== rev 12 ==
// cache
module cache(
    clk,
    proc_reset,
    proc_read,
    proc_write,
    proc_addr,
    proc_wdata,
    proc_stall,
    proc_rdata,
    mem_read,
    mem_write,
    mem_addr,
    mem_rdata,
    mem_wdata,
    mem_ready
);
For scale: roughly 5,100 cells after synthesis, about 390 I/O pins, roughly 0.061 mm² of cells after synthesis.
clock: 7.12 ns
lec_check: 0
cap_margin: 15
core_margin: 2
core_utilization: 72
place_density: 0.5
slew_margin: 20
run.sh (not shown) runs the stock make flow with config.mk's settings and CLKGATE_MAP_FILE=.
### rev 12 -> rev 13
Settings: CAP_MARGIN changed from 15 to 20; PLACE_DENSITY changed from 0.5 to 0.67; CTS_CLUSTER_SIZE newly set to 36; CORE_UTILIZATION changed from 72 to 70; the clock period (ns, I/O delays scaled along) changed from 7.12 to 4.83.
Findings:
The flow for rev 13 finished, though final verification flagged setup timing.
Final instance count without filler cells in rev 13 is about 10% above rev 12.
Rev 13 ends up with a normalized max-slew margin that is 2.9 points higher than in rev 12.
Per the comparison of rev 13 with rev 12, vias per cell now sits lower; clock buffer count in the final layout now sits higher.

Starting RTL as in the previous note.
clock: 4.83 ns
lec_check: 0
cap_margin: 30
cell_pad_in_sites_detail_placement: 0
cell_pad_in_sites_global_placement: 0
core_margin: 2
core_utilization: 70
cts_cluster_diameter: 360
cts_cluster_size: 16
gpl_routability_driven: 1
place_density: 0.64
setup_slack_margin: 0.72
slew_margin: 20
tns_end_percent: 55
The first run produced a layout that fails on setup timing.
Change:
Settings changed: CAP_MARGIN 30 to 20, CELL_PAD_IN_SITES_DETAIL_PLACEMENT 0 to not set, CELL_PAD_IN_SITES_GLOBAL_PLACEMENT 0 to not set, CORE_UTILIZATION 70 to 72, CTS_CLUSTER_DIAMETER 360 to 348, CTS_CLUSTER_SIZE 16 to not set, GPL_ROUTABILITY_DRIVEN 1 to not set, PLACE_DENSITY 0.64 to 0.38, SETUP_SLACK_MARGIN 0.72 to not set, TNS_END_PERCENT 55 to 5.
Clock period 4.83 ns to 6.33 ns, I/O delays scaled along.
This time the run completed without violations.
Total power came out lower by 24%.
Setup slack gets better by 0.24 ns.
Hold slack gets worse by 0.0085 ns.
Core utilization came out lower by 4.4 points.
Cell area came out lower by 8.0%.
Change:
Settings changed: ABC_AREA set to 0, CELL_PAD_IN_SITES_DETAIL_PLACEMENT set to 2, CORE_UTILIZATION 72 to 30, CTS_CLUSTER_DIAMETER 348 to not set, CTS_CLUSTER_SIZE set to 85, GPL_ROUTABILITY_DRIVEN set to 0, MAX_ROUTING_LAYER set to met4, MIN_ROUTING_LAYER set to met2, PLACE_DENSITY 0.38 to 0.5, SETUP_SLACK_MARGIN set to 0.85, TNS_END_PERCENT 5 to not set.
Clock period 6.33 ns to 10.0 ns, I/O delays scaled along.
Combinational power went down by about 34%. Synthesized area does not change. Setup slack improved by 0.83 ns.
Change:
Settings changed: ABC_AREA 0 to not set, CELL_PAD_IN_SITES_DETAIL_PLACEMENT 2 to not set, CORE_UTILIZATION 30 to 55, CTS_CLUSTER_SIZE 85 to not set, GPL_ROUTABILITY_DRIVEN 0 to not set, MAX_ROUTING_LAYER met4 to not set, MIN_ROUTING_LAYER met2 to not set, SETUP_SLACK_MARGIN 0.85 to not set.
Clock period 10.0 ns to 9.08 ns, I/O delays scaled along.
Outcome: Worst hold slack degrades by 0.0061 ns; sequential power climbs by a little under a tenth; power climbs by a few percent; worst setup slack improves by 0.12 ns; register-to-register slack degrades by 0.51 ns; core utilization climbs by 29 points; combinational power hardly moves; via count drops by a quarter to a third; synthesized cell count does not change.

## run 1
Starting RTL as in the previous note.
## cache
module cache(
    clk,
    proc_reset,
    proc_read,
    proc_write,
    proc_addr,
    proc_wdata,
    proc_stall,
    proc_rdata,
    mem_read,
    mem_write,
    mem_addr,
    mem_rdata,
    mem_wdata,
    mem_ready
);
    input          clk;
    input          proc_reset;
    input          proc_read, proc_write;
    input   [29:0] proc_addr;
    input   [31:0] proc_wdata;
    output 	reg        proc_stall;
    output  reg [31:0] proc_rdata;
    input  [127:0] mem_rdata;
    input          mem_ready;
    output   reg    mem_read, mem_write;
    output reg [27:0] mem_addr;
    output reg [127:0] mem_wdata;
    wire [1:0]read_and_write;
	assign read_and_write = {proc_read , proc_write};
	reg [127:0]block_0, block_1, block_2, block_3, block_4, block_5, block_6, block_7,block;
	reg [127:0]block_next_0, block_next_1, block_next_2, block_next_3, block_next_4, block_next_5, block_next_6, block_next_7, block_next;
	reg [7:0]dirty;
	reg [7:0]dirty_next;
	reg [7:0]valid;
	reg [7:0]valid_next;
	reg [24:0]tag_0, tag_1, tag_2, tag_3, tag_4, tag_5, tag_6, tag_7;
	reg [24:0]tag_next_0, tag_next_1, tag_next_2, tag_next_3, tag_next_4, tag_next_5, tag_next_6, tag_next_7;
	reg [31:0] block_to_read;
	reg [127:0]block_to_write;
	reg [24:0]tag;
	reg [1:0]block_offset;
	reg dirty_now;
	reg valid_now;
	reg [31:0] proc_wdata_place;
	reg [1:0] state, next_state;						 
	reg hit, stall;
	always@(*)							 
	begin
		case (proc_addr[4:2])
			3'b000:
				begin
					tag = tag_0;
					dirty_now = dirty[0];
					valid_now = valid[0];
					block = block_0;
				end
			3'b001:
				begin
					tag = tag_1;
					dirty_now = dirty[1];
					valid_now = valid[1];
					block = block_1;
				end
			3'b010:
				begin
					tag = tag_2;
					dirty_now = dirty[2];
					valid_now = valid[2];
					block = block_2;
				end
			3'b011:
				begin
					tag = tag_3;
					dirty_now = dirty[3];
					valid_now = valid[3];
					block = block_3;
				end
			3'b100:
				begin
					tag = tag_4;
					dirty_now = dirty[4];
					valid_now = valid[4];
					block = block_4;
				end
			3'b101:
				begin
					tag = tag_5;
					dirty_now = dirty[5];
					valid_now = valid[5];
					block = block_5;
				end
			3'b110:
				begin
					tag = tag_6;
					dirty_now = dirty[6];
					valid_now = valid[6];
					block = block_6;
  ...
clock: 4.89 ns
lec_check: 0
cap_margin: 30
cell_pad_in_sites_detail_placement: 0
core_margin: 3
core_utilization: 27
cts_cluster_diameter: 384
gpl_routability_driven: 0
max_routing_layer: met4
place_density: 0.79
setup_slack_margin: 0.36
slew_margin: 20
Status run 1: flow complete, layout not clean - negative setup slack
## Diff of input files: run 2 against run 1
# run 1
export LEC_CHECK = 0
export CAP_MARGIN = 30
export CELL_PAD_IN_SITES_DETAIL_PLACEMENT = 0
export CORE_MARGIN = 3
export CORE_UTILIZATION = 27
export CTS_CLUSTER_DIAMETER = 384
export GPL_ROUTABILITY_DRIVEN = 0
export MAX_ROUTING_LAYER = met4
export PLACE_DENSITY = 0.79
export SETUP_SLACK_MARGIN = 0.36
export SLEW_MARGIN = 20
create_clock -name core_clock -period 4.89 [get_ports {clk}]
# run 2
export LEC_CHECK = 0
export CAP_MARGIN = 20
export CORE_MARGIN = 2
export CORE_UTILIZATION = 16
export PLACE_DENSITY = 0.5
export SLEW_MARGIN = 20
create_clock -name core_clock -period 14.0 [get_ports {clk}]
### Flow results
Run 2 finished all stages; the layout is clean.
Looking at critical path buffer and inverter count, run 2 sits 2 below run 1.
The amount of wire on met3 after detailed routing in run 2 was lower than what run 1 gave.
Summary of run 2 over run 1: mean number of vias per cell now sits lower, clock skew now sits higher, final setup violation count now sits lower.
What run 3 does differently from run 2 at the input level:
# run 2
export LEC_CHECK = 0
export CAP_MARGIN = 20
export CORE_MARGIN = 2
export CORE_UTILIZATION = 16
export PLACE_DENSITY = 0.5
export SLEW_MARGIN = 20
create_clock -name core_clock -period 14.0 [get_ports {clk}]
# run 3
export LEC_CHECK = 0
export CAP_MARGIN = 20
export CORE_MARGIN = 2
export CORE_UTILIZATION = 72
export CTS_CLUSTER_SIZE = 51
export PLACE_DENSITY = 0.65
export SLEW_MARGIN = 20
create_clock -name core_clock -period 4.83 [get_ports {clk}]
--- outcome ---
FAIL: run 3; every other run in run 2 and run 3 is clean
Run 3: flow complete, layout not clean; failing: negative setup slack
From run 2 to run 3 the numbers moved as follows: worst IR drop on VDD went up about 470%; sequential power went up 200%.
Run 3 — design area 1.2% higher, run 2 as reference
Delta (run 3 minus run 2): via count of the first global-routing pass rose 7286; global-route met3 utilization rose 21 points; floorplan utilization rose 57 points.
Compared with run 2, in run 3 part of the total power dissipated in the clock network has decreased; met1 layer wirelength in the final routing has decreased; share of the final layout cell area in multi-input gates has remained practically unchanged.
The following lists how run 4 was set up differently from run 3:
# run 3
export LEC_CHECK = 0
export CAP_MARGIN = 20
export CORE_MARGIN = 2
export CORE_UTILIZATION = 72
export CTS_CLUSTER_SIZE = 51
export PLACE_DENSITY = 0.65
export SLEW_MARGIN = 20
create_clock -name core_clock -period 4.83 [get_ports {clk}]
# run 4
export LEC_CHECK = 0
export CAP_MARGIN = 20
export CORE_MARGIN = 2
export CORE_UTILIZATION = 45
export PLACE_DENSITY = 0.5
export SLEW_MARGIN = 20
export TNS_END_PERCENT = 5
create_clock -name core_clock -period 5.06 [get_ports {clk}]
Results
Number of buffers and inverters on the critical path: run 4 and run 3 compared, lower one is run 3. met3 track demand over resource in global routing for run 4 is lower than for run 3. Cmp run 4 and run 3 / final total negative setup slack / lower: run 3. Finished, but not clean: run 4, with negative setup slack.
Power and IR drop assume default switching activity.
